<file path="flow/config.mk">
export PLATFORM = sky130hd
export DESIGN_NAME = custom_cpu
export DESIGN_NICKNAME = custom_cpu
export VERILOG_FILES = /design/flow/design.v
export SDC_FILE = /design/flow/constraint.sdc
export NUM_CORES = 4
export LEC_CHECK = 0
export CAP_MARGIN = 20
export CORE_MARGIN = 2
export CORE_UTILIZATION = 72
export CTS_CLUSTER_DIAMETER = 268
export CTS_CLUSTER_SIZE = 99
export PLACE_DENSITY = 0.4
export SLEW_MARGIN = 20
</file>
<file path="flow/constraint.sdc">
create_clock -name core_clock -period 6.15 [get_ports {clk}]
set_input_delay 1.2300 -clock core_clock [delete_from_list [all_inputs] [get_ports {clk}]]
set_output_delay 1.2300 -clock core_clock [all_outputs]
set_load 0.01 [all_outputs]
</file>
<file path="flow/design.v">
`timescale 10 ns / 1 ns
module alu(
	input  [32 - 1:0]  A,
	input  [32 - 1:0]  B,
	input  [              2:0]  ALUop,
	output                      Overflow,
	output                      CarryOut,
	output                      Zero,
	output [32 - 1:0]  Result
);
	wire CarryIn = (ALUop[2]==1'b1||ALUop[1:0]==2'b11);								 
	wire [32 :0] A_Extended = {A[32 - 1],A};	 
	wire [32 :0] B_Extended = {B[32 - 1],B};
	wire [32 :0] B_Convert = (ALUop[2]==1'b1||ALUop[1:0]==2'b11)? ~B_Extended : B_Extended; 
	wire [32 + 1:0] C = A_Extended+B_Convert+CarryIn;	 
	wire [32 - 1:0] Less;
	assign Result=({32{ALUop==3'b000}}&(A&B))
				|({32{ALUop==3'b001}}&(A|B))
				|({32{ALUop==3'b100}}&(A^B))
				|({32{ALUop==3'b101}}&~(A|B))
				|({32{ALUop[1:0]==2'b10}}&(C[32 - 1:0]))
				|({32{ALUop[1:0]==2'b11}}&(Less));
	assign Zero=(Result==32'b0);
	assign CarryOut=(ALUop[2]||ALUop[1:0])^C[32+1];
	assign Overflow=C[32]^C[32-1];				 
	assign Less={{(32-1){1'b0}},(ALUop[2]&&C[32])||((~ALUop[2])&&CarryOut)};
endmodule
`timescale 10 ns / 1 ns
module shifter (
	input  [32 - 1:0] A,
	input  [              4:0] B,
	input  [              1:0] Shiftop,
	output [32 - 1:0] Result
);
	localparam Left_logical     = 2'b00;
	localparam Right_logical    = 2'b10;
	localparam Right_arthimetic = 2'b11;
	wire   [2*32-1:0] extended_data = {{32{A[32-1]}},A};
	assign Result = {32{Shiftop==Left_logical}} & (A<<B) |
	                {32{Shiftop==Right_logical}} & (A>>B) |
					{32{Shiftop==Right_arthimetic}} & extended_data[{1'b0,B}+:32];
endmodule
`timescale 10 ns / 1 ns
module reg_file(
	input                       clk,
	input  [5 - 1:0]  waddr,
	input  [5 - 1:0]  raddr1,
	input  [5 - 1:0]  raddr2,
	input                       wen,
	input  [32 - 1:0]  wdata,
	output [32 - 1:0]  rdata1,
	output [32 - 1:0]  rdata2
);
	reg [32-1:0] rf [31:0];
	always @(posedge clk)
	begin
		if(wen==1'b1 && waddr!=5'b0) 
		rf [waddr]<= wdata; 
	end
	assign rdata1=(raddr1==0)?0:rf[raddr1];
	assign rdata2=(raddr2==0)?0:rf[raddr2]; 
endmodule
`timescale 10ns / 1ns
module custom_cpu(
	input         clk,
	input         rst,
	output [31:0] PC,
	output        Inst_Req_Valid,
	input         Inst_Req_Ready,
	input  [31:0] Instruction,
	input         Inst_Valid,
	output        Inst_Ready,
	output [31:0] Address,
	output        MemWrite,
	output [31:0] Write_data,
	output [ 3:0] Write_strb,
	output        MemRead,
	input         Mem_Req_Ready,
	input  [31:0] Read_data,
	input         Read_data_Valid,
	output        Read_data_Ready,
	output [31:0] cpu_perf_cnt_0,
	output [31:0] cpu_perf_cnt_1,
	output [31:0] cpu_perf_cnt_2
);
	wire [31:0] opnumber_1, opnumber_2;
	wire [ 2:0] ALUop;
	wire overflow,carryout,zero;
	wire [31:0] result_1;
	wire [31:0] shift_data;
	wire [ 4:0] shift_amount;
	wire [ 1:0] shiftop;
	wire [31:0] result_2;
	wire [ 4:0] RF_raddr1;
	wire [ 4:0] RF_raddr2;
	wire [31:0] RF_rdata1, RF_rdata2;
	wire	    RF_wen;
	wire [ 4:0] RF_waddr;
	wire [31:0]	RF_wdata;
	alu alu_u0(opnumber_1,opnumber_2,ALUop,overflow,carryout,zero,result_1); 
	shifter shifter_u0(shift_data,shift_amount,shiftop,result_2); 
	reg_file reg_file_u0(clk,RF_waddr,RF_raddr1,RF_raddr2,RF_wen,RF_wdata,RF_rdata1,RF_rdata2); 
	reg  [31:0] IR;  
	reg  [31:0] MDR;  
	reg  [31:0] PC_reg;  
	reg  [31:0] PC_next_reg;  
	reg  [31:0] ALUout;  
	wire [ 6:0] opcode      = IR[ 6: 0];
	wire [ 4:0] rd          = IR[11: 7];
	wire [ 2:0] funct3      = IR[14:12];
	wire [ 4:0] rs1         = IR[19:15];
	wire [ 4:0] rs2         = IR[24:20];
	wire [ 6:0] funct7      = IR[31:25];
	wire [11:0] I_immediate = IR[31:20];
	wire [11:0] S_immediate = {IR[31:25],IR[11:7]};
	wire [12:0] B_immediate = {IR[31],IR[7],IR[30:25],IR[11:8],1'b0};
	wire [31:0] U_immediate = {IR[31:12],12'b0};
	wire [20:0] J_immediate = {IR[31],IR[19:12],IR[20],IR[30:21],1'b0};
	wire R_type            = opcode[5] && opcode[4] && ~opcode[2];
	wire I_type            = ~opcode[5] && opcode[4] && ~opcode[2];
	wire R_calculate       = R_type && ~R_shift && ~multiply;
	wire R_shift           = R_type && (funct3[1:0]==2'b01);
	wire multiply          = R_type && (funct7[0]);
	wire I_calculate       = I_type && ~I_shift;
	wire I_shift           = I_type && (funct3[1:0]==2'b01);
	wire calculate         = R_calculate || I_calculate;
	wire shift             = R_shift || I_shift;
	wire jump              = opcode[6] && opcode[2];
	wire branch            = opcode[6] && ~opcode[2];
	wire load              = ~opcode[5] && ~opcode[4];
	wire store             = ~opcode[6] && opcode[5] && ~opcode[4];
	wire load_imm          = ~opcode[6] && opcode[2];
	wire jal               = jump && opcode[3];
	wire jalr              = jump && ~opcode[3];
	wire [2:0] ALUsrc_state = {(current_state[3:1]==3'b000), current_state[3],current_state[2]||current_state[1]};  
	wire [1:0] ALUsrcA      = {jalr,load_imm};
	wire [2:0] ALUsrcB1     = {branch,jal,jalr};
	wire [3:0] ALUsrcB2     = {load_imm,branch || R_calculate || multiply,load || I_calculate,store};
	localparam INIT      = 9'b000000001,  
			   IF        = 9'b000000010,  
			   IW        = 9'b000000100,  
			   ID        = 9'b000001000,  
			   EX        = 9'b000010000,  
			   STORE     = 9'b000100000,  
			   LOAD      = 9'b001000000,  
			   RDW       = 9'b010000000,  
			   WB        = 9'b100000000;  
	reg [8:0] current_state;
	reg [8:0] next_state;
	always @(posedge clk)begin
		if(rst==1'b1)
			current_state <= INIT;
		else
			current_state <= next_state;
	end
	always @(*)begin
		if(rst==1'b1)
			next_state = INIT;
		else begin
			case(current_state)
			INIT: 
				next_state = IF;  
			IF:   begin
				if(Inst_Req_Ready==1'b1)  
					next_state = IW;
				else
					next_state = IF;
			end
			IW:   begin
				if(Inst_Valid==1'b1)  
					next_state = ID;
				else
					next_state = IW;
			end
			ID:   
				next_state = EX;  
			EX:   begin
				if(branch)
					next_state = IF;
				else if(calculate||shift||jump||load_imm||multiply)
					next_state = WB;
				else if(store)
					next_state = STORE;
				else if(load)
					next_state = LOAD;
				else
					next_state = EX;
			end
			STORE:begin
				if(Mem_Req_Ready==1'b1)  
					next_state = IF;
				else
					next_state = STORE;
			end
			LOAD: begin
				if(Mem_Req_Ready==1'b1)  
					next_state = RDW;
				else
					next_state = LOAD;
			end
			RDW:  begin
				if(Read_data_Valid==1'b1)  
					next_state = WB;
				else
					next_state = RDW;
			end
			WB:
				next_state = IF;
			default:
				next_state = INIT;
			endcase
		end
	end
	always @(posedge clk)begin
		if(current_state==INIT)  
			PC_next_reg <= 32'b0;
		else if(current_state==IF || current_state==IW)  
			PC_next_reg <= ALUout;
	end
	wire [2:0] branch_type = {funct3[2:1]==2'b00,funct3[2:1]==2'b10,funct3[2:1]==2'b11};
	wire branch_condition = branch_type[2] && (funct3[0]^zero) ||
							branch_type[1] && (funct3[0]^result_1[0]) ||
							branch_type[0] && (funct3[0]^carryout);  
	always @(posedge clk)begin
		if(current_state==INIT)
			PC_reg <= 32'b0;
		else if(current_state==ID && ~jump && ~branch && ~load_imm)
			PC_reg <= PC_next_reg;
		else if(current_state==EX)begin
			if(branch && branch_condition)
				PC_reg <= ALUout;
			else if(branch && ~branch_condition)
				PC_reg <= PC_next_reg;
			else if(jump)
				PC_reg <= ALUout;
			else if(load_imm)
				PC_reg <= PC_next_reg;
		end
	end
	always @(posedge clk)begin
		if(current_state[2] && Inst_Valid)
			IR <= Instruction;
	end
	always @(posedge clk)begin
		if(current_state[7] && Read_data_Valid)
			MDR <= Read_data;
	end
	always @(posedge clk)begin
		ALUout <= result_1;
	end
	assign PC = PC_reg;
	assign RF_raddr1       = rs1;
	assign RF_raddr2       = rs2;
	wire   write_condition = calculate||shift||load||load_imm||jump||multiply;
	assign RF_wen          = (current_state == WB)&&(write_condition);
	assign RF_waddr        = rd;
	wire [31:0] calculate_wdata = {32{calculate}} & ALUout;
	wire [31:0] shift_wdata     = {32{shift}} & result_2;
	wire [63:0] full_multiply_result = RF_rdata1*RF_rdata2;
	wire [31:0] multiply_wdata  = {32{multiply}} & full_multiply_result[31:0];
	wire [31:0] jump_wdata      = {32{jump}} & PC_next_reg;
	wire [31:0] load_imm_wdata  = {32{load_imm}} & (opcode[5]? U_immediate:ALUout);
	wire [31:0] load_wdata; 
	wire [ 7:0] target_byte     = MDR[{ALUout[1:0],3'b0}+:8];
	wire [15:0] target_halfword = MDR[{ALUout[1:0],3'b0}+:16];
	wire [31:0] zeroextended_target_byte = {{24{1'b0}},target_byte};
	wire [31:0] zeroextended_target_halfword = {{16{1'b0}},target_halfword};
	wire [31:0] signextended_target_byte = {{24{target_byte[7]}},target_byte};
	wire [31:0] signextended_target_halfword = {{16{target_halfword[15]}},target_halfword};
	assign load_wdata           = {32{load}} &
								  {{32{(funct3==3'b000)}} & signextended_target_byte |
	                               {32{(funct3==3'b001)}} & signextended_target_halfword |
								   {32{(funct3==3'b010)}} & MDR |
								   {32{(funct3==3'b100)}} & zeroextended_target_byte |
								   {32{(funct3==3'b101)}} & zeroextended_target_halfword};
	assign RF_wdata             = load_wdata | calculate_wdata | shift_wdata | multiply_wdata |jump_wdata | load_imm_wdata;
	assign opnumber_1               = {32{ALUsrc_state[0]}} & PC_reg |
									  {32{ALUsrc_state[1]}} & (ALUsrcA[1]? RF_rdata1:PC_reg) |
									  {32{ALUsrc_state[2]}} & (ALUsrcA[0]? PC_reg:RF_rdata1);
	wire [31:0] signextended_Iimm   = {{20{I_immediate[11]}},I_immediate};
	wire [31:0] signextended_Jimm   = {{11{J_immediate[20]}},J_immediate};
	wire [31:0] signextended_Bimm   = {{19{B_immediate[12]}},B_immediate};
	wire [31:0] signextended_Simm   = {{20{S_immediate[11]}},S_immediate};
	assign opnumber_2               = {32{ALUsrc_state[0]}} & 32'b100 |
									  {32{ALUsrc_state[1]}} & {
										{32{ALUsrcB1[0]}} & signextended_Iimm |
										{32{ALUsrcB1[1]}} & signextended_Jimm |
										{32{ALUsrcB1[2]}} & signextended_Bimm } |
									  {32{ALUsrc_state[2]}} & {
										{32{ALUsrcB2[0]}} & signextended_Simm |
										{32{ALUsrcB2[1]}} & signextended_Iimm |
										{32{ALUsrcB2[2]}} & RF_rdata2 |
										{32{ALUsrcB2[3]}} & U_immediate};
	wire ADD_type              = (funct3==3'b000);
	wire AND_type              = funct3[2];
	wire SLT_type              = (funct3[2:1]==2'b01);
	wire [2:0] AND_op          = {~funct3[1],1'b0,funct3[1:0]==2'b10};
	wire [2:0] SLT_op          = {~funct3[0],2'b11};
	wire [2:0] ALUop_Rcal      = {3{R_calculate}} &
							     {{3{ADD_type}} & {funct7[5],2'b10} |
	                              {3{AND_type}} & AND_op |
							      {3{SLT_type}} & SLT_op};
	wire [2:0] ALUop_Ical      = {3{I_calculate}} &
								 {{3{ADD_type}} & {3'b010} |
								  {3{AND_type}} & AND_op |
								  {3{SLT_type}} & SLT_op};
	wire [2:0] ALUop_branch    = {3{branch}} &
								 {{3{~funct3[2]}} & 3'b110 |
								  {3{funct3[2:1]==2'b10}} & 3'b111 |
								  {3{funct3[1]}} & 3'b011};
	assign ALUop               = {3{ALUsrc_state[0] || ALUsrc_state[1]}} & {3'b010} |
								 {3{ALUsrc_state[2]}} & {
									{3{jump||load||store||load_imm}} & {3'b010} |
									ALUop_branch | ALUop_Rcal | ALUop_Ical
								 };
	assign shift_data   = shift? RF_rdata1 : RF_rdata2;
	assign shift_amount = {5{R_shift}} & RF_rdata2[4:0] |
						  {5{I_shift}} & I_immediate[4:0] |
						  {5{store}} & {ALUout[1:0],3'b000};
	assign shiftop      = {2{shift}} & {funct3[2],funct7[5]} |
						  {2{store}} & {2'b00};
	assign Inst_Req_Valid = current_state[1];
	assign Inst_Ready     = current_state[0] | current_state[2];
	assign Read_data_Ready= current_state[0] | current_state[7];
	assign MemRead        = current_state[6];
	assign MemWrite       = current_state[5];
	assign Address        = {32{current_state[1]}} & PC_reg |
						    {32{current_state[5] || current_state[6]}} & {ALUout[31:2],{2'b0}};
	assign Write_data     = result_2;
	wire [3:0] sb_strb    = {4{funct3[1:0]==2'b00}} & {ALUout[1:0]==2'b11,ALUout[1:0]==2'b10,ALUout[1:0]==2'b01,ALUout[1:0]==2'b00};
	wire [3:0] sh_strb    = {4{funct3[0]}} & {{2{ALUout[1]}},{2{~ALUout[1]}}};
	wire [3:0] sw_strb    = {4{funct3[1]}} & {4'b1111};
	assign Write_strb     = {4{store}} & (sb_strb | sh_strb | sw_strb);
	reg [31:0] cycle_cnt;
	always @(posedge clk)begin
		if(rst==1'b1)
			cycle_cnt <= 32'b0;
		else
			cycle_cnt <= cycle_cnt+32'b1;
	end
	assign cpu_perf_cnt_0 = cycle_cnt;
	reg [31:0] mem_cycle_cnt;
	always @(posedge clk)begin
		if(rst==1'b1)
			mem_cycle_cnt <= 32'b0;
		else if((current_state[6] || current_state[5]) && Mem_Req_Ready)  
			mem_cycle_cnt <= mem_cycle_cnt+32'b1;
	end
	assign cpu_perf_cnt_1 = mem_cycle_cnt;
	reg [31:0] inst_cycle_cnt;
	always @(posedge clk)begin
		if(rst==1'b1)
			inst_cycle_cnt <= 32'b0;
		else if(current_state[1] && Inst_Req_Ready)  
			inst_cycle_cnt <= inst_cycle_cnt+32'b1;
	end
	assign cpu_perf_cnt_2 = inst_cycle_cnt;
endmodule
</file>
<file path="flow/run.sh">
#!/bin/bash
# the make line also repeats each setting of config.mk as NAME=value (left out here)
make -C /OpenROAD-flow-scripts/flow DESIGN_CONFIG=/design/flow/config.mk WORK_HOME=/design/flow/orfs CLKGATE_MAP_FILE= finish
</file>
==> out/metrics.cfg, run 1 <==
[synthesis]
yosys.area.top_type = edfxtp_1
async_flop_share_pct = 0
netlist.area_leader.share_pct = 38.3
ys_cells = 6787
ys_warn_count = 2
most_common_cell = edfxtp_1
mux_area_share_pct = 19.9
flop_cell = edfxtp_1
xor_area_share_pct = 2.24
synth-compound-area-share_pct = 7.71
edf_count = 1086
yosys_area_um2 = 85200
synth_flops = 1297
ys_top_cells_by_count = edfxtp_1 (1,086), nor2_1 (635), mux4_2 (633)
ys_sh_simple_pct = 9.21
syn_area_um2 = 85200
synthCells = 6787
synth_cell_types = 93
synth_seq_share_pct = 43.2
synthTopCellsByArea = edfxtp_1 (38%), mux4_2 (17%), fa_1 (9.6%)
ys_sh_adder_pct = 12.9
avgSynthCellArea_um2 = 12.6
topCombFamilyByArea = multiplexers

[cts]
cts.sinks = 1297
numCtsBuffers = 17
clock-root-buffer = clkbuf_16
cts_buffer_depth = 3
htree_levels = 1

[die]
die_x_um = 348
std_cell_rows = 126
dieArea_um2 = 121000
die_y_um = 348
ioPinCount = 271
coreArea_um2 = 118000
floorplanUtilization_pct = 72.3

[status]
outcome = did not finish
firstError = [ERROR GRT-0116] Global routing finished with congestion. Check the congestion regions in the DRC Viewer.
haltStage = global routing (5_1_grt)

[placement]
placedCellCount = 9357
dp_hpwl_um = 299000
gp_congestion = 1.12
io_buffers = 268
place_ws_ps = -4140

[grt]
grt_use_total_pct = 84.8
grt_remaining_overflow = 1009

[metrics by stage]
| stage | TNS, ps | area (um^2) |
|---|---|---|
| after floorplan | -1772040 | 86000 |
| after CTS | -2604840 | 100000 |
| after global placement | -2325260 | 98800 |
| after detailed placement | -2673620 | 98800 |
[layer usage]
| layer | GRT overflow | GRT usage (%) |
|---|---|---|
| met1 | 110 | 85.0 |
| met2 | 448 | 96.0 |
| met3 | 100 | 74.9 |
| met4 | 329 | 83.1 |
| met5 | 22 | 56.0 |
[repair_timing]
action | in CTS
pin swaps | 10
hold buffers | 0
gates cloned | 5
setup endpoints to repair | 1071
gates resized | 69
buffers inserted | 27
==> inputs of run 2 (changes only) <==
- CORE_UTILIZATION: 72 -> 66
- CTS_CLUSTER_DIAMETER: 268 -> default
- CTS_CLUSTER_SIZE: 99 -> default
- PLACE_DENSITY: 0.4 -> default
- clock period: 6.15 -> 7.46 ns (I/O delays scaled with it)
==> out/metrics.cfg, run 2 <==
[status]
outcome = did not finish
haltStage = global routing (5_1_grt)
firstError = [ERROR GRT-0116] Global routing finished with congestion. Check the congestion regions in the DRC Viewer.

[grt]
grt_use_total_pct = 81.6
grt_remaining_overflow = 420

[cts]
cts.sinks = 1297
htree_levels = 4
clock-root-buffer = clkbuf_16
cts_buffer_depth = 3
cts_hold_buf = 0
numCtsBuffers = 137

[placement]
place_ws_ps = -2650
gp_congestion = 1.06
io_buffers = 268
dp_hpwl_um = 273000
placedCellCount = 9221

[synthesis]
flop_cell = edfxtp_1
netlist.area_leader.share_pct = 38.3
yosys_area_um2 = 85200
synthTopCellsByArea = edfxtp_1 (38%), mux4_2 (17%), fa_1 (9.6%)
most_common_cell = edfxtp_1
ys_sh_adder_pct = 12.9
syn_area_um2 = 85200
ys_top_cells_by_count = edfxtp_1 (1,086), nor2_1 (635), mux4_2 (633)
synth_cell_types = 93
synth_flops = 1297
avgSynthCellArea_um2 = 12.6
mux_area_share_pct = 19.9
ys_sh_simple_pct = 9.21
xor_area_share_pct = 2.24
async_flop_share_pct = 0
ys_cells = 6787
yosys.area.top_type = edfxtp_1
topCombFamilyByArea = multiplexers
edf_count = 1086
ys_warn_count = 2
synth-compound-area-share_pct = 7.71
synthCells = 6787
synth_seq_share_pct = 43.2

[die]
floorplanUtilization_pct = 66.6
die_y_um = 363
die_x_um = 363
coreArea_um2 = 128000
ioPinCount = 271
std_cell_rows = 131
dieArea_um2 = 132000

## run 2: stage by stage
stage	setup TNS [ps]	area (um^2)
after floorplan	-731290	86000
after global placement	-1462420	96900
after detailed placement	-1364930	96900
after CTS	-1321920	102000
## run 2: metal layers
layer  GRT usage (%)  overflow
met2            93.3       171
met5            48.5        12
met1            83.0        47
met3            71.8        51
met4            76.8       139
## run 2: what timing repair did
item | CTS
buffers inserted | 21
resized | 109
pin swaps | 12
cloned | 10
endpoints found under the setup margin | 928
==> inputs of run 3 (changes only) <==
- CAP_MARGIN: 20 -> 10
- CORE_ASPECT_RATIO: default -> 0.88
- CORE_UTILIZATION: 66 -> 63
- CTS_CLUSTER_SIZE: default -> 75
- GPL_ROUTABILITY_DRIVEN: default -> 1
- MAX_ROUTING_LAYER: default -> met5
- MIN_ROUTING_LAYER: default -> met1
- PLACE_DENSITY_LB_ADDON: default -> 0.03
- SETUP_SLACK_MARGIN: default -> 2.38
- SLEW_MARGIN: 20 -> 0
- TNS_END_PERCENT: default -> 90
- clock period: 7.46 -> 8.44 ns (I/O delays scaled with it)
==> out/metrics.cfg, run 3 <==
[final_timing]
finalHoldViolations = 0
tightest_slew_ps = 1630
fin_worst_skew_ps = 70.9
finalCritPeriodShare_pct = 117
report.final.slew_viol_count = 3
slew_headroom_pct = -10.0
setup_viol = 702
min_period_ps = 9890
fmax_mhz = 101
setup_tns_ps = -599960
rsz0062_at_grt = true
fin_ws_ps = -1450

[final_layout]
finish.instance_area_um2 = 101000
finish.utilization_pct = 75.3
finalNonFillerCells = 9434
nNetsFinal = 8227
areaGrowthSynthToFinish_pct = 18.6

[placement]
gp_congestion = 1.06
io_buffers = 268
placed_cell_area_um2 = 95200
placedCellCount = 9127
dp_hpwl_um = 224000

[cts]
cts_tree = built
clock-root-buffer = clkbuf_16
cts.sinks = 1297
numCtsBuffers = 132
insertion_delay_ps = 840
htree_levels = 4
path_clk_slew_ps = 60
cts_buffer_depth = 3

[synthesis]
yosys_area_um2 = 85200
async_flop_share_pct = 0
edf_count = 1086
ys_sh_adder_pct = 12.9
ys_cells = 6787
ys_top_cells_by_count = edfxtp_1 (1,086), nor2_1 (635), mux4_2 (633)
synth-compound-area-share_pct = 7.71
yosys.area.top_type = edfxtp_1
synth_seq_share_pct = 43.2
most_common_cell = edfxtp_1
syn_area_um2 = 85200
xor_area_share_pct = 2.24
flop_cell = edfxtp_1
synth_flops = 1297
mux_area_share_pct = 19.9
topCombFamilyByArea = multiplexers
synthCells = 6787
synth_cell_types = 93
synthTopCellsByArea = edfxtp_1 (38%), mux4_2 (17%), fa_1 (9.6%)
avgSynthCellArea_um2 = 12.6
ys_sh_simple_pct = 9.21
netlist.area_leader.share_pct = 38.3
ys_warn_count = 2

[grt]
antenna_found_initial = 16
grt_use_total_pct = 48.5
grt_pass1_wl_um = 474000
first_global_vias = 67000
grt_remaining_overflow = 0
grt_start_max_net_pins = 101

[drt]
ant_nets = 0
finalWirelength_um = 342000
vias = 68500
first_pass_iters = 10
wl_per_cell_um = 36.3
via_per_inst = 7.26
drt_iter0_markers = 11600
drc = 0

[critical_path]
regToRegSetupSlack_ps = -1450
crit_buf_inv = 12
worstSetupEndpointType = register
worstSetupStartpointType = register
required_ps = 8970
endpoint = reg_file_u0.rf[0][31]
crit_family = adder cells
max_stage_delay_ps = 560
cp_max_fo = 32
cp_num_cells = 39
worstRegToRegCells = 39
crit_type = reg2reg
r2r_end = reg_file_u0.rf[0][31]
cp.arrival_ps = 10420
crit_slowest_cell = mux4_2

[status]
so_faults = capacitance limit, slew limit, setup timing
outcome = complete, but fails checks

[die]
die_x_um = 396
coreArea_um2 = 134000
floorplanUtilization_pct = 63.5
std_cell_rows = 126
dieArea_um2 = 138000
die_y_um = 349
ioPinCount = 271

[flow_run]
tool_warnings = 69
max_cap_viol_count = 2

[worst_hold_path]
hold-path-endpoint = cycle_cnt[0]
whs_path_depth = 1
min_path_type = reg2reg
hold_start = cycle_cnt[0]

[run 3: what timing repair did]
item	in CTS	in global routing
buffers inserted	19	25
hold buffers	0	0
resized	68	76
endpoints found under the setup margin	1007	1078
gates cloned	5	7
pin swaps	22	34
[run 3: cell type report]
cell class / instances / area (um^2)
fill: 8340 / 33100
clock inverter: 74 / 917
antenna: 8 / 20.0
timing repair buffer: 1050 / 10100
tap: 1792 / 2240
clock buffer: 167 / 3530
sequential: 1297 / 36900
multi-input combinational: 4472 / 45200
inverter: 574 / 2170
[run 3: through the flow]
| step | hold WS, ps | setup WS [ps] |
|---|---|---|
| 3_5_place_dp | 449 | -1470 |
| 6_report | 461 | -1450 |
| 4_1_cts | 463 | -1130 |
| 5_1_grt | 473 | -1630 |
| 3_3_place_gp | 436 | -1340 |
| 2_1_floorplan | 458 | -672 |
[run 3: metal layers]
layer  track usage (%)  share of wire (%)  vias to the layer above
met5                 0              0.025                        -
met1              63.7                 33                    33400
met2              68.2                 42                     6789
met3              19.9                 17                     1768
met4              28.3                8.1                       14
li1                  -                  -                    26400
==> inputs of run 4 (changes only) <==
- CAP_MARGIN: 10 -> 5
- CORE_UTILIZATION: 63 -> 70
- HOLD_SLACK_MARGIN: default -> 0.29
- PLACE_DENSITY_LB_ADDON: 0.03 -> 0.16
==> out/metrics.cfg, run 4 <==
[status]
outcome = did not finish
haltStage = global routing (5_1_grt)
firstError = [ERROR GRT-0116] Global routing finished with congestion. Check the congestion regions in the DRC Viewer.

[grt]
grt_remaining_overflow = 7102
grt_use_total_pct = 93.1

[synthesis]
edf_count = 1086
synth_flops = 1297
ys_warn_count = 2
avgSynthCellArea_um2 = 12.6
synth-compound-area-share_pct = 7.71
most_common_cell = edfxtp_1
synthTopCellsByArea = edfxtp_1 (38%), mux4_2 (17%), fa_1 (9.6%)
xor_area_share_pct = 2.24
synth_cell_types = 93
ys_sh_simple_pct = 9.21
async_flop_share_pct = 0
flop_cell = edfxtp_1
topCombFamilyByArea = multiplexers
synth_seq_share_pct = 43.2
synthCells = 6787
netlist.area_leader.share_pct = 38.3
ys_top_cells_by_count = edfxtp_1 (1,086), nor2_1 (635), mux4_2 (633)
yosys_area_um2 = 85200
ys_cells = 6787
ys_sh_adder_pct = 12.9
yosys.area.top_type = edfxtp_1
mux_area_share_pct = 19.9
syn_area_um2 = 85200

[cts]
cts.sinks = 1297
clock-root-buffer = clkbuf_16
cts_hold_buf = 0
htree_levels = 4
cts_buffer_depth = 3
numCtsBuffers = 131

[placement]
gp_congestion = 1.09
io_buffers = 268
dp_hpwl_um = 295000
place_ws_ps = -2350
placed_cell_area_um2 = 94800

[die]
std_cell_rows = 120
dieArea_um2 = 124000
coreArea_um2 = 121000
floorplanUtilization_pct = 70.3
ioPinCount = 271
die_x_um = 376
die_y_um = 331

## run 4: what timing repair did
item | in CTS
buffers inserted | 65
pin swaps | 73
gates resized | 213
setup endpoints to repair | 1113
cloned | 18
## run 4: metal layers
layer | overflow | track usage [%]
met5 | 63 | 55.1
met4 | 1528 | 91.5
met3 | 417 | 78.3
met2 | 4629 | 112
met1 | 465 | 90.2
## run 4: per-stage QoR
step / std cells / setup TNS (ps)
floorplan: 6818 / -143330
global placement: 8900 / -581610
detailed placement: 8900 / -995480
CTS: 9221 / -704320
==> inputs of run 5 (changes only) <==
- ABC_AREA: default -> 1
- CAP_MARGIN: 5 -> 20
- CELL_PAD_IN_SITES_DETAIL_PLACEMENT: default -> 1
- CELL_PAD_IN_SITES_GLOBAL_PLACEMENT: default -> 3
- CORE_ASPECT_RATIO: 0.88 -> 0.52
- CORE_UTILIZATION: 70 -> 22
- CTS_CLUSTER_SIZE: 75 -> default
- GPL_ROUTABILITY_DRIVEN: 1 -> default
- HOLD_SLACK_MARGIN: 0.29 -> default
- MAX_ROUTING_LAYER: met5 -> met4
- PLACE_DENSITY_LB_ADDON: 0.16 -> default
- SETUP_SLACK_MARGIN: 2.38 -> default
- SLEW_MARGIN: 0 -> 30
- TNS_END_PERCENT: 90 -> default
- clock period: 8.44 -> 13.1 ns (I/O delays scaled with it)
==> out/metrics.cfg, run 5 <==
[cts]
cts_tree = built
numCtsBuffers = 148
insertion_delay_ps = 880
htree_levels = 4
cts_buffer_depth = 4
cts_hold_buf = 0
path_clk_slew_ps = 70
cts.sinks = 1297
post-cts-setup-buffers = 0
cts_resized = 0
clock-root-buffer = clkbuf_16

[critical_path]
crit_family = adder cells
crit_buf_inv = 9
cp_num_cells = 38
required_ps = 13710
cp_max_fo = 138
cp.arrival_ps = 12530
r2r_end = reg_file_u0.rf[7][30]
regToRegSetupSlack_ps = 1170
crit_type = reg2reg
worstSetupEndpointType = register
cp_common_cell = inv_1
endpoint = reg_file_u0.rf[7][30]
crit_slowest_cell = dfxtp_4
worstSetupStartpointType = register
max_stage_delay_ps = 790
worstRegToRegCells = 38

[synthesis]
most_common_cell = nor2_1
synthTopCellsByArea = edfxtp_1 (37%), fa_1 (9.4%), o21ai_0 (8.0%)
async_flop_share_pct = 0
synth_seq_share_pct = 42.2
yosys.area.top_type = edfxtp_1
synth_flops = 1297
synth_cell_types = 81
avgSynthCellArea_um2 = 8.61
mux_area_share_pct = 0.0688
ys_cells = 10100
ys_sh_simple_pct = 17.1
topCombFamilyByArea = AND-OR/OR-AND gates
yosys_area_um2 = 87300
netlist.area_leader.share_pct = 37.4
ys_top_cells_by_count = nor2_1 (1,599), o21ai_0 (1,398), nand2_1 (1,207)
syn_area_um2 = 87300
flop_cell = edfxtp_1
ys_sh_adder_pct = 12.5
edf_count = 1086
synthCells = 10100
synth-compound-area-share_pct = 18.8
xor_area_share_pct = 0.933
ys_warn_count = 2

[final_layout]
finish.utilization_pct = 25.8
areaGrowthSynthToFinish_pct = 16.7
nNetsFinal = 11000

[final_timing]
fin_worst_skew_ps = 102
finalHoldViolations = 0
slew_headroom_pct = 15.4
rsz0062_at_grt = false
finalCritPeriodShare_pct = 91.0
tightest_slew_ps = 1260
setup_viol = 0
fin_ws_ps = 1170
setup_tns_ps = 0
min_period_ps = 11930
report.final.slew_viol_count = 0
fmax_mhz = 83.8

[flow_run]
tool_warnings = 83
max_cap_viol_count = 0

[drt]
drc = 0
first_pass_iters = 6
vias = 83400
ant_nets = 0
drt_iter0_markers = 10100
finalWirelength_um = 507000
wl_per_cell_um = 32.3
via_per_inst = 5.31

[placement]
gp_congestion = 0.911
place_ws_ps = 1230
dp_hpwl_um = 356000
io_buffers = 268

[die]
std_cell_rows = 166
floorplanUtilization_pct = 22.1
die_x_um = 877
dieArea_um2 = 402000
die_y_um = 458
coreArea_um2 = 394000
ioPinCount = 271

[grt]
antenna_found_initial = 46
first_global_vias = 82100
grt_start_max_net_pins = 173
grt_use_total_pct = 25.0
grt_remaining_overflow = 0
grt_pass1_wl_um = 695000

[worst_hold_path]
min_path_type = reg2reg
whs_path_depth = 1
hold_start = mem_cycle_cnt[31]
hold-path-endpoint = mem_cycle_cnt[31]

[status]
outcome = no timing/DRC/antenna violations

[run 5: stage by stage]
stage | instances | hold WS (ps) | area [um^2]
6_report | 15700 | 449 | 102000
5_1_grt | 15700 | 476 | 102000
4_1_cts | 15700 | 453 | 102000
3_5_place_dp | 15400 | 444 | 97300
3_3_place_gp | 15400 | 432 | 97200
2_1_floorplan | 10200 | 458 | 87400
[run 5: metal layers]
metal / part of all wire, % / global-route usage (%) / up-vias
met3: 8.9 / 5.71 / 462
met1: 52 / 39.4 / 43900
met4: 1.6 / 3.87 / 0
met5: 0 / - / -
met2: 38 / 32.1 / 3617
li1: - / - / 35400
[run 5: final cells by class]
| cell class | instances | area (um^2) |
|---|---|---|
| tap | 5292 | 6620 |
| timing repair buffer | 647 | 5930 |
| multi-input combinational | 7109 | 43800 |
| clock buffer | 182 | 3870 |
| clock inverter | 75 | 621 |
| sequential | 1297 | 36900 |
| antenna | 21 | 52.6 |
| fill | 46000 | 292000 |
| inverter | 1075 | 4090 |
==> inputs of run 6 (changes only) <==
- ABC_AREA: 1 -> default
- CELL_PAD_IN_SITES_DETAIL_PLACEMENT: 1 -> default
- CELL_PAD_IN_SITES_GLOBAL_PLACEMENT: 3 -> default
- CORE_ASPECT_RATIO: 0.52 -> default
- CORE_MARGIN: 2 -> 5
- CORE_UTILIZATION: 22 -> 33
- MAX_ROUTING_LAYER: met4 -> default
- MIN_ROUTING_LAYER: met1 -> default
- PLACE_DENSITY_LB_ADDON: default -> 0.26
- SETUP_SLACK_MARGIN: default -> 0.51
- SLEW_MARGIN: 30 -> 20
- clock period: 13.1 -> 6.85 ns (I/O delays scaled with it)
==> out/metrics.cfg, run 6 <==
[synthesis]
mux_area_share_pct = 19.9
synth_seq_share_pct = 43.2
ys_cells = 6787
ys_sh_simple_pct = 9.21
syn_area_um2 = 85200
yosys_area_um2 = 85200
netlist.area_leader.share_pct = 38.3
synthCells = 6787
edf_count = 1086
synth_flops = 1297
synth-compound-area-share_pct = 7.71
flop_cell = edfxtp_1
ys_sh_adder_pct = 12.9
yosys.area.top_type = edfxtp_1
synthTopCellsByArea = edfxtp_1 (38%), mux4_2 (17%), fa_1 (9.6%)
most_common_cell = edfxtp_1
ys_top_cells_by_count = edfxtp_1 (1,086), nor2_1 (635), mux4_2 (633)
xor_area_share_pct = 2.24
ys_warn_count = 2
topCombFamilyByArea = multiplexers
avgSynthCellArea_um2 = 12.6
synth_cell_types = 93
async_flop_share_pct = 0

[critical_path]
worstSetupStartpointType = register
cp_common_cell = fa_1
crit_type = reg2reg
worstSetupEndpointType = register
regToRegSetupSlack_ps = -2860
worstRegToRegCells = 40
required_ps = 7410
crit_slowest_cell = fa_1
crit_buf_inv = 14
r2r_end = reg_file_u0.rf[18][27]
endpoint = reg_file_u0.rf[18][27]
cp_num_cells = 40
crit_family = adder cells
max_stage_delay_ps = 550
cp_max_fo = 8
cp.arrival_ps = 10270

[grt]
grt_remaining_overflow = 0
grt_use_total_pct = 24.9
grt_start_max_net_pins = 72
grt_pass1_wl_um = 486000
antenna_found_initial = 20
first_global_vias = 65200

[flow_run]
tool_warnings = 64
max_cap_viol_count = 0

[die]
dieArea_um2 = 268000
ioPinCount = 271
floorplanUtilization_pct = 33.2
std_cell_rows = 186
coreArea_um2 = 257000
die_y_um = 518
die_x_um = 518

[final_timing]
report.final.slew_viol_count = 0
tightest_slew_ps = 1060
rsz0062_at_grt = true
fmax_mhz = 103
fin_ws_ps = -2860
finalHoldViolations = 0
slew_headroom_pct = 27.5
min_period_ps = 9710
setup_viol = 929
fin_worst_skew_ps = 91.1
finalCritPeriodShare_pct = 142

[drt]
drt_iter0_markers = 8098
ant_nets = 0
via_per_inst = 5.65
finalWirelength_um = 346000
drc = 0
wl_per_cell_um = 29.8
first_pass_iters = 9
vias = 65600

[worst_hold_path]
whs_path_depth = 2
min_path_type = reg2reg
hold_start = PC_next_reg[11]
hold-path-endpoint = PC_next_reg[11]

[placement]
io_buffers = 268
dp_hpwl_um = 257000
gp_congestion = 0.988
placed_cell_area_um2 = 102000

[final_layout]
areaGrowthSynthToFinish_pct = 26.6
finish.instance_area_um2 = 108000
nNetsFinal = 8784
finish.utilization_pct = 42.0

[cts]
path_clk_slew_ps = 60
cts_buffer_depth = 3
numCtsBuffers = 147
cts_tree = built
clock-root-buffer = clkbuf_16
cts.sinks = 1297
insertion_delay_ps = 860
htree_levels = 4

[status]
outcome = complete, but fails checks
so_faults = setup timing

run 6: cell type report:
class	instances	area [um^2]
clock inverter	79	937
fill	24000	149000
tap	3384	4230
timing repair buffer	1593	14400
inverter	574	2160
multi-input combinational	4471	45200
clock buffer	191	3960
sequential	1297	36900
antenna	13	32.5
run 6: per-layer routing:
metal | vias to the layer above | wire [um] | global-route usage, %
met4 | 8 | 14900 | 9.20
met5 | - | 57 | 0
li1 | 27600 | - | -
met3 | 615 | 28100 | 4.34
met2 | 3169 | 161000 | 40.1
met1 | 34200 | 142000 | 33.9
run 6: repair_timing:
| action | 4_1_cts | 5_1_grt |
|---|---|---|
| cloned | 2 | 8 |
| gates resized | 38 | 78 |
| pin swaps | 10 | 17 |
| endpoints found under the setup margin | 1001 | 1010 |
| hold buffers | 0 | 0 |
| hold endpoints to repair | 0 | 0 |
| buffers inserted | 11 | 55 |
run 6: per-stage QoR:
step / hold WS, ps / TNS, ps / std cells / worst slack [ps]
global route: 512 / -2004130 / 11600 / -3090
floorplan: 458 / -1183430 / 6818 / -2260
detailed placement: 484 / -1970350 / 11200 / -3250
CTS: 492 / -1757660 / 11500 / -2830
finish: 495 / -1767260 / 11600 / -2860
global placement: 459 / -1938530 / 11200 / -3170
==> inputs of run 7 (changes only) <==
- CORE_MARGIN: 5 -> 2
- CORE_UTILIZATION: 33 -> 72
- CTS_CLUSTER_DIAMETER: default -> 273
- CTS_CLUSTER_SIZE: default -> 36
- PLACE_DENSITY: default -> 0.65
- PLACE_DENSITY_LB_ADDON: 0.26 -> default
- SETUP_SLACK_MARGIN: 0.51 -> default
- clock period: 6.85 -> 8.49 ns (I/O delays scaled with it)
==> out/metrics.cfg, run 7 <==
[synthesis]
ys_warn_count = 2
synth_seq_share_pct = 43.2
ys_top_cells_by_count = edfxtp_1 (1,086), nor2_1 (635), mux4_2 (633)
synth-compound-area-share_pct = 7.71
avgSynthCellArea_um2 = 12.6
synthTopCellsByArea = edfxtp_1 (38%), mux4_2 (17%), fa_1 (9.6%)
ys_sh_adder_pct = 12.9
synthCells = 6787
netlist.area_leader.share_pct = 38.3
ys_sh_simple_pct = 9.21
ys_cells = 6787
mux_area_share_pct = 19.9
topCombFamilyByArea = multiplexers
xor_area_share_pct = 2.24
yosys_area_um2 = 85200
syn_area_um2 = 85200
most_common_cell = edfxtp_1
synth_flops = 1297
synth_cell_types = 93
yosys.area.top_type = edfxtp_1
edf_count = 1086
flop_cell = edfxtp_1
async_flop_share_pct = 0

[die]
std_cell_rows = 126
ioPinCount = 271
coreArea_um2 = 118000
dieArea_um2 = 121000
die_x_um = 348
floorplanUtilization_pct = 72.3
die_y_um = 348

[cts]
htree_levels = 2
cts_buffer_depth = 3
clock-root-buffer = clkbuf_16
numCtsBuffers = 42
cts.sinks = 1297
cts_hold_buf = 0

[status]
haltStage = global routing (5_1_grt)
outcome = did not finish
firstError = [ERROR GRT-0116] Global routing finished with congestion. Check the congestion regions in the DRC Viewer.

[placement]
placedCellCount = 8853
dp_hpwl_um = 267000
placed_cell_area_um2 = 94800
gp_congestion = 1.15
io_buffers = 268

[grt]
grt_remaining_overflow = 84
grt_use_total_pct = 80.7

run 7: metal layers:
| metal | GRT usage (%) | overflow |
|---|---|---|
| met1 | 81.3 | 10 |
| met2 | 93.2 | 29 |
| met3 | 71.1 | 12 |
| met4 | 74.6 | 31 |
| met5 | 49.6 | 2 |
run 7: what timing repair did:
action	CTS
pin swaps	30
buffers inserted	25
resized	106
setup endpoints to repair	704
gates cloned	10
run 7: through the flow:
stage / hold slack [ps] / worst slack [ps]
floorplan: 458 / -622
CTS: 502 / -1360
detailed placement: 457 / -1780
global placement: 435 / -1450
==> inputs of run 8 (changes only) <==
- CORE_UTILIZATION: 72 -> 58
- CTS_CLUSTER_DIAMETER: 273 -> default
- CTS_CLUSTER_SIZE: 36 -> 15
- PLACE_DENSITY: 0.65 -> default
- SETUP_SLACK_MARGIN: default -> 1.34
- clock period: 8.49 -> 8.0 ns (I/O delays scaled with it)
==> out/metrics.cfg, run 8 <==
[cts]
cts_tree = built
cts_buffer_depth = 3
insertion_delay_ps = 840
cts_hold_buf = 0
numCtsBuffers = 136
path_clk_slew_ps = 60
cts.sinks = 1297
clock-root-buffer = clkbuf_16
htree_levels = 4

[flow_run]
max_cap_viol_count = 0
tool_warnings = 67

[placement]
dp_hpwl_um = 232000
gp_congestion = 1.05
place_ws_ps = -2170
placedCellCount = 9369
io_buffers = 268

[synthesis]
synthCells = 6787
topCombFamilyByArea = multiplexers
xor_area_share_pct = 2.24
ys_cells = 6787
yosys.area.top_type = edfxtp_1
synth-compound-area-share_pct = 7.71
avgSynthCellArea_um2 = 12.6
mux_area_share_pct = 19.9
netlist.area_leader.share_pct = 38.3
async_flop_share_pct = 0
yosys_area_um2 = 85200
synth_flops = 1297
most_common_cell = edfxtp_1
ys_sh_simple_pct = 9.21
edf_count = 1086
ys_top_cells_by_count = edfxtp_1 (1,086), nor2_1 (635), mux4_2 (633)
synthTopCellsByArea = edfxtp_1 (38%), mux4_2 (17%), fa_1 (9.6%)
synth_cell_types = 93
syn_area_um2 = 85200
synth_seq_share_pct = 43.2
ys_sh_adder_pct = 12.9
flop_cell = edfxtp_1
ys_warn_count = 2

[final_timing]
finalCritPeriodShare_pct = 126
slew_headroom_pct = 14.0
setup_viol = 832
fin_ws_ps = -2050
finalHoldViolations = 0
min_period_ps = 10050
fin_worst_skew_ps = 96.5
report.final.slew_viol_count = 0
tightest_slew_ps = 1290
fmax_mhz = 99.5
rsz0062_at_grt = true

[critical_path]
worstRegToRegCells = 39
crit_buf_inv = 12
crit_type = reg2reg
required_ps = 8550
cp.arrival_ps = 10600
endpoint = reg_file_u0.rf[11][31]
worstSetupStartpointType = register
crit_family = adder cells
r2r_end = reg_file_u0.rf[11][31]
cp_num_cells = 39
cp_common_cell = fa_1
cp_max_fo = 8
max_stage_delay_ps = 600
regToRegSetupSlack_ps = -2050
crit_slowest_cell = fa_1
worstSetupEndpointType = register

[drt]
drc = 0
vias = 68700
drt_iter0_markers = 10600
wl_per_cell_um = 36.8
finalWirelength_um = 358000
first_pass_iters = 6
via_per_inst = 7.06
ant_nets = 0

[worst_hold_path]
whs_path_depth = 2
hold_start = PC_next_reg[6]
hold-path-endpoint = PC_next_reg[6]
min_path_type = reg2reg

[die]
floorplanUtilization_pct = 58.4
ioPinCount = 271
coreArea_um2 = 146000
die_x_um = 387
std_cell_rows = 140
dieArea_um2 = 150000
die_y_um = 387

[status]
outcome = complete, but fails checks
so_faults = setup timing

[grt]
grt_start_max_net_pins = 87
first_global_vias = 67600
grt_use_total_pct = 46.3
grt_remaining_overflow = 0
antenna_found_initial = 24
grt_pass1_wl_um = 493000

[final_layout]
nNetsFinal = 8397
finalNonFillerCells = 9736
areaGrowthSynthToFinish_pct = 21.0

## run 8: cell type report
type,instances,area (um^2)
diodes,14,35.0
clock buffers,173,3620
clock inverters,73,877
fillers,9916,42600
inverters,574,2160
multi-input cells,4471,45400
flip-flops and latches,1297,36900
well taps,1917,2400
repair buffers,1217,11700
## run 8: layer usage
| metal | wire [um] | vias up | global-route usage, % |
|---|---|---|---|
| met1 | 118000 | 34000 | 57.8 |
| met4 | 33500 | 26 | 33.9 |
| li1 | - | 26800 | - |
| met5 | 160 | - | 0 |
| met2 | 159000 | 6198 | 70.4 |
| met3 | 47100 | 1655 | 11.9 |
## run 8: through the flow
stage | area, um^2 | utilization [%] | hold WS [ps] | TNS [ps]
floorplan | 86000 | - | 458 | -390520
global placement | 96400 | 66.1 | 437 | -794860
detailed placement | 96400 | 66.1 | 463 | -897050
CTS | 102000 | 69.9 | 475 | -772950
global route | 103000 | 70.7 | 506 | -1100290
finish | 103000 | 70.7 | 492 | -934100
## run 8: timing repair
action	CTS	global route
pin swaps	13	63
buffers inserted	29	60
endpoints found under the setup margin	1034	1006
gates resized	83	123
cloned	10	7
==> inputs of run 9 (changes only) <==
- ABC_AREA: default -> 0
- CORE_UTILIZATION: 58 -> 68
- PLACE_DENSITY_LB_ADDON: default -> 0.12
- SETUP_SLACK_MARGIN: 1.34 -> -0.37
- TNS_END_PERCENT: default -> 15
- clock period: 8.0 -> 8.49 ns (I/O delays scaled with it)
==> out/metrics.cfg, run 9 <==
[die]
ioPinCount = 271
die_x_um = 358
std_cell_rows = 129
die_y_um = 358
floorplanUtilization_pct = 68.7
dieArea_um2 = 128000
coreArea_um2 = 124000

[synthesis]
ys_warn_count = 2
synth_flops = 1297
ys_sh_adder_pct = 12.9
ys_sh_simple_pct = 9.21
yosys_area_um2 = 85200
synth-compound-area-share_pct = 7.71
flop_cell = edfxtp_1
ys_cells = 6787
edf_count = 1086
topCombFamilyByArea = multiplexers
synthTopCellsByArea = edfxtp_1 (38%), mux4_2 (17%), fa_1 (9.6%)
most_common_cell = edfxtp_1
synth_seq_share_pct = 43.2
syn_area_um2 = 85200
netlist.area_leader.share_pct = 38.3
xor_area_share_pct = 2.24
synthCells = 6787
yosys.area.top_type = edfxtp_1
synth_cell_types = 93
avgSynthCellArea_um2 = 12.6
async_flop_share_pct = 0
mux_area_share_pct = 19.9
ys_top_cells_by_count = edfxtp_1 (1,086), nor2_1 (635), mux4_2 (633)

[cts]
htree_levels = 4
numCtsBuffers = 137
cts_buffer_depth = 3
clock-root-buffer = clkbuf_16
cts.sinks = 1297

[status]
firstError = [ERROR GRT-0232] Routing congestion too high. Check the congestion heatmap in the GUI.
haltStage = global routing (5_1_grt)
outcome = did not finish

[grt]
grt_remaining_overflow = 118
grt_use_total_pct = 75.6

[placement]
placedCellCount = 8947
gp_congestion = 1.09
io_buffers = 268
dp_hpwl_um = 250000

[run 9: routing by layer]
layer	overflow	global-route usage, %
met1	15	78.0
met2	42	90.3
met3	24	62.2
met4	37	69.5
met5	0	36.6
[run 9: what timing repair did]
| item | CTS |
|---|---|
| setup endpoints to repair | 593 |
| resized | 82 |
| setup buffers | 27 |
| hold buffers | 0 |
| pin swaps | 11 |
| cloned | 4 |
[run 9: metrics by stage]
| stage | area (um^2) | hold slack (ps) | setup slack, ps |
|---|---|---|---|
| floorplan | 85900 | 458 | -626 |
| global placement | 95000 | 438 | -1480 |
| detailed placement | 95000 | 451 | -1690 |
| CTS | 100000 | 465 | -1320 |
==> inputs of run 10 (changes only) <==
- ABC_AREA: 0 -> default
- CORE_UTILIZATION: 68 -> 40
- CTS_CLUSTER_SIZE: 15 -> default
- PLACE_DENSITY_LB_ADDON: 0.12 -> default
- SETUP_SLACK_MARGIN: -0.37 -> default
- TNS_END_PERCENT: 15 -> default
- clock period: 8.49 -> 11.4 ns (I/O delays scaled with it)
==> out/metrics.cfg, run 10 <==
[final_timing]
setup_viol = 0
slew_headroom_pct = 13.1
setup_tns_ps = 0
fmax_mhz = 90.8
finalHoldViolations = 0
fin_worst_skew_ps = 46.2
rsz0062_at_grt = false
tightest_slew_ps = 1300
finalCritPeriodShare_pct = 96.6
min_period_ps = 11010
report.final.slew_viol_count = 0

[die]
coreArea_um2 = 212000
ioPinCount = 271
dieArea_um2 = 217000
std_cell_rows = 169
die_y_um = 465
floorplanUtilization_pct = 40.2
die_x_um = 465

[final_layout]
finish.instance_area_um2 = 97700
nNetsFinal = 7792
areaGrowthSynthToFinish_pct = 14.7

[synthesis]
topCombFamilyByArea = multiplexers
avgSynthCellArea_um2 = 12.6
ys_sh_adder_pct = 12.9
netlist.area_leader.share_pct = 38.3
ys_warn_count = 2
syn_area_um2 = 85200
synthTopCellsByArea = edfxtp_1 (38%), mux4_2 (17%), fa_1 (9.6%)
xor_area_share_pct = 2.24
ys_sh_simple_pct = 9.21
async_flop_share_pct = 0
synthCells = 6787
flop_cell = edfxtp_1
most_common_cell = edfxtp_1
ys_top_cells_by_count = edfxtp_1 (1,086), nor2_1 (635), mux4_2 (633)
edf_count = 1086
ys_cells = 6787
synth_flops = 1297
synth_seq_share_pct = 43.2
synth-compound-area-share_pct = 7.71
yosys.area.top_type = edfxtp_1
synth_cell_types = 93
yosys_area_um2 = 85200
mux_area_share_pct = 19.9

[cts]
insertion_delay_ps = 830
clock-root-buffer = clkbuf_16
path_clk_slew_ps = 60
numCtsBuffers = 143
htree_levels = 4
cts_buffer_depth = 3
cts_tree = built
cts.sinks = 1297

[critical_path]
crit_type = reg2reg
crit_buf_inv = 10
worstRegToRegCells = 37
cp.arrival_ps = 11550
crit_family = adder cells
r2r_end = reg_file_u0.rf[14][31]
cp_common_cell = fa_1
endpoint = reg_file_u0.rf[14][31]
cp_max_fo = 34
worstSetupEndpointType = register
required_ps = 11940
regToRegSetupSlack_ps = 390
cp_num_cells = 37
crit_slowest_cell = dfxtp_4
max_stage_delay_ps = 650
worstSetupStartpointType = register

[worst_hold_path]
min_path_type = reg2reg
hold_start = PC_next_reg[12]
whs_path_depth = 2
hold-path-endpoint = PC_next_reg[12]

[grt]
first_global_vias = 61900
antenna_found_initial = 17
grt_pass1_wl_um = 450000
grt_start_max_net_pins = 101
grt_use_total_pct = 29.0
grt_remaining_overflow = 0

[placement]
dp_hpwl_um = 216000
gp_congestion = 1.03
placed_cell_area_um2 = 92900
io_buffers = 268

[drt]
drc = 0
first_pass_iters = 8
vias = 62200
finalWirelength_um = 317000
ant_nets = 0
drt_iter0_markers = 8217
via_per_inst = 6.20
wl_per_cell_um = 31.6

[flow_run]
tool_warnings = 64
max_cap_viol_count = 0

[status]
outcome = no timing/DRC/antenna violations

[run 10: stage by stage]
step	setup slack (ps)	hold slack (ps)	utilization, %	cells
final	389	494	46.1	10000
after global routing	6.03	510	46.1	10000
after detailed placement	435	482	43.9	9767
after CTS	378	489	46.1	10000
after floorplan	480	458	-	6818
after global placement	477	468	43.8	9765
[run 10: repair_timing]
item,CTS,global route
gates resized,0,1
endpoints found under the setup margin,0,64
hold buffers,0,0
buffers inserted,0,0
[run 10: layout make-up]
cell class	instances	area (um^2)
fill	18800	114000
multi-input combinational	4470	44800
sequential	1297	36900
timing repair buffer	606	5560
clock buffer	175	3770
tap	2821	3530
inverter	574	2160
clock inverter	87	915
antenna	10	25.0
[run 10: per-layer routing]
layer	part of all wire (%)	vias up	track usage, %
li1	-	25600	-
met2	46	3663	45.5
met3	9.8	830	6.09
met5	0.028	-	0.0878
met4	6.7	12	16.8
met1	37	32100	37.1
==> inputs of run 11 (changes only) <==
- CAP_MARGIN: 20 -> 0
- CORE_UTILIZATION: 40 -> 72
- CTS_CLUSTER_DIAMETER: default -> 352
- CTS_CLUSTER_SIZE: default -> 36
- SETUP_SLACK_MARGIN: default -> -0.55
- clock period: 11.4 -> 8.07 ns (I/O delays scaled with it)
==> out/metrics.cfg, run 11 <==
[synthesis]
ys_sh_simple_pct = 9.21
synth_flops = 1297
synthTopCellsByArea = edfxtp_1 (38%), mux4_2 (17%), fa_1 (9.6%)
synth_seq_share_pct = 43.2
synthCells = 6787
most_common_cell = edfxtp_1
topCombFamilyByArea = multiplexers
avgSynthCellArea_um2 = 12.6
ys_cells = 6787
edf_count = 1086
mux_area_share_pct = 19.9
ys_sh_adder_pct = 12.9
synth-compound-area-share_pct = 7.71
syn_area_um2 = 85200
yosys_area_um2 = 85200
async_flop_share_pct = 0
ys_top_cells_by_count = edfxtp_1 (1,086), nor2_1 (635), mux4_2 (633)
netlist.area_leader.share_pct = 38.3
yosys.area.top_type = edfxtp_1
ys_warn_count = 2
synth_cell_types = 93
xor_area_share_pct = 2.24
flop_cell = edfxtp_1

[status]
firstError = [ERROR GRT-0116] Global routing finished with congestion. Check the congestion regions in the DRC Viewer.
haltStage = global routing (5_1_grt)
outcome = did not finish

[die]
floorplanUtilization_pct = 72.3
ioPinCount = 271
die_x_um = 348
coreArea_um2 = 118000
dieArea_um2 = 121000
die_y_um = 348
std_cell_rows = 126

[cts]
cts_hold_buf = 0
cts_buffer_depth = 3
cts.sinks = 1297
numCtsBuffers = 42
htree_levels = 2
clock-root-buffer = clkbuf_16

[grt]
grt_use_total_pct = 88.6
grt_remaining_overflow = 1639

[placement]
io_buffers = 268
placedCellCount = 8918
dp_hpwl_um = 271000
gp_congestion = 1.09

[run 11: metrics by stage]
step	setup TNS (ps)	utilization (%)	setup slack (ps)	cell area, um^2
after CTS	-771040	83.1	-1680	97900
after global placement	-686300	80.8	-1900	95200
after detailed placement	-845400	80.8	-2190	95200
after floorplan	-368090	-	-1040	86000
[run 11: routing by layer]
layer  GRT overflow  track usage (%)
met3            170             80.8
met2            823             98.8
met4            461             87.4
met1            166             86.9
met5             19             68.2
[run 11: timing repair]
item | in CTS
pin swaps | 42
buffers inserted | 42
endpoints found under the hold margin | 0
resized | 156
gates cloned | 13
setup endpoints to repair | 626
==> inputs of run 12 (changes only) <==
- CAP_MARGIN: 0 -> 40
- CTS_CLUSTER_DIAMETER: 352 -> 45
- HOLD_SLACK_MARGIN: default -> 0.13
- SETUP_SLACK_MARGIN: -0.55 -> 0.53
- clock period: 8.07 -> 8.95 ns (I/O delays scaled with it)
==> out/metrics.cfg, run 12 <==
[status]
outcome = did not finish
haltStage = global routing (5_1_grt)
firstError = [ERROR GRT-0116] Global routing finished with congestion. Check the congestion regions in the DRC Viewer.

[die]
die_x_um = 348
die_y_um = 348
dieArea_um2 = 121000
std_cell_rows = 126
ioPinCount = 271
coreArea_um2 = 118000
floorplanUtilization_pct = 72.3

[synthesis]
edf_count = 1086
netlist.area_leader.share_pct = 38.3
ys_warn_count = 2
syn_area_um2 = 85200
synthCells = 6787
ys_sh_adder_pct = 12.9
synth_cell_types = 93
ys_cells = 6787
ys_sh_simple_pct = 9.21
yosys_area_um2 = 85200
xor_area_share_pct = 2.24
mux_area_share_pct = 19.9
ys_top_cells_by_count = edfxtp_1 (1,086), nor2_1 (635), mux4_2 (633)
synth_seq_share_pct = 43.2
synth_flops = 1297
flop_cell = edfxtp_1
most_common_cell = edfxtp_1
topCombFamilyByArea = multiplexers
synth-compound-area-share_pct = 7.71
synthTopCellsByArea = edfxtp_1 (38%), mux4_2 (17%), fa_1 (9.6%)
yosys.area.top_type = edfxtp_1
async_flop_share_pct = 0
avgSynthCellArea_um2 = 12.6

[cts]
numCtsBuffers = 134
htree_levels = 4
cts_buffer_depth = 3
cts.sinks = 1297
clock-root-buffer = clkbuf_16

[grt]
grt_use_total_pct = 90.6
grt_remaining_overflow = 2124

[placement]
dp_hpwl_um = 270000
placedCellCount = 8852
io_buffers = 268
gp_congestion = 1.08

## run 12: metal layers
layer	overflow	track usage, %
met5	49	71.1
met4	540	89.5
met3	272	83.5
met2	976	99.9
met1	287	89.2
## run 12: stage by stage
stage                     cell area (um^2)  worst slack (ps)
after CTS                           101000             -1010
after global placement               94600              -915
after floorplan                      86000              -162
after detailed placement             94900             -1230
## run 12: repair_timing
item,in CTS
hold buffers,0
setup buffers,36
gates resized,125
endpoints found under the setup margin,726
pin swaps,21
gates cloned,11
==> inputs of run 13 (changes only) <==
- ABC_AREA: default -> 1
- CAP_MARGIN: 40 -> 20
- CORE_UTILIZATION: 72 -> 71
- CTS_CLUSTER_DIAMETER: 45 -> default
- CTS_CLUSTER_SIZE: 36 -> 15
- HOLD_SLACK_MARGIN: 0.13 -> 0.29
- PLACE_DENSITY_LB_ADDON: default -> 0.12
- SETUP_SLACK_MARGIN: 0.53 -> 1.34
- clock period: 8.95 -> 9.83 ns (I/O delays scaled with it)
==> out/metrics.cfg, run 13 <==
[cts]
cts_hold_buf = 0
cts_buffer_depth = 3
htree_levels = 4
clock-root-buffer = clkbuf_16
cts.sinks = 1297
numCtsBuffers = 133

[synthesis]
flop_cell = edfxtp_1
synth_seq_share_pct = 42.2
ys_sh_simple_pct = 17.1
ys_cells = 10100
synthCells = 10100
synth-compound-area-share_pct = 18.8
ys_warn_count = 2
async_flop_share_pct = 0
ys_sh_adder_pct = 12.5
topCombFamilyByArea = AND-OR/OR-AND gates
yosys_area_um2 = 87300
edf_count = 1086
synth_flops = 1297
synth_cell_types = 81
synthTopCellsByArea = edfxtp_1 (37%), fa_1 (9.4%), o21ai_0 (8.0%)
mux_area_share_pct = 0.0688
ys_top_cells_by_count = nor2_1 (1,599), o21ai_0 (1,398), nand2_1 (1,207)
avgSynthCellArea_um2 = 8.61
most_common_cell = nor2_1
netlist.area_leader.share_pct = 37.4
yosys.area.top_type = edfxtp_1
xor_area_share_pct = 0.933
syn_area_um2 = 87300

[die]
dieArea_um2 = 126000
die_y_um = 355
ioPinCount = 271
coreArea_um2 = 122000
floorplanUtilization_pct = 71.6
std_cell_rows = 128
die_x_um = 355

[grt]
grt_remaining_overflow = 22
grt_use_total_pct = 74.1

[placement]
io_buffers = 268
gp_congestion = 1.12
dp_hpwl_um = 235000
placed_cell_area_um2 = 92800

[status]
haltStage = global routing (5_1_grt)
outcome = did not finish
firstError = [ERROR GRT-0232] Routing congestion too high. Check the congestion heatmap in the GUI.

run 13: per-layer routing:
metal,GRT usage [%],overflow
met1,78.0,1
met2,86.6,6
met3,62.2,0
met4,65.2,15
met5,39.4,0
run 13: per-stage QoR:
| step | setup WS [ps] | utilization (%) | std cells |
|---|---|---|---|
| floorplan | 1350 | - | 10200 |
| global placement | 389 | 76.2 | 11800 |
| detailed placement | 150 | 76.2 | 11800 |
| CTS | 979 | 81.5 | 12100 |
run 13: timing repair:
action | 4_1_cts
resized | 194
setup endpoints to repair | 580
gates cloned | 35
pin swaps | 23
setup buffers | 53
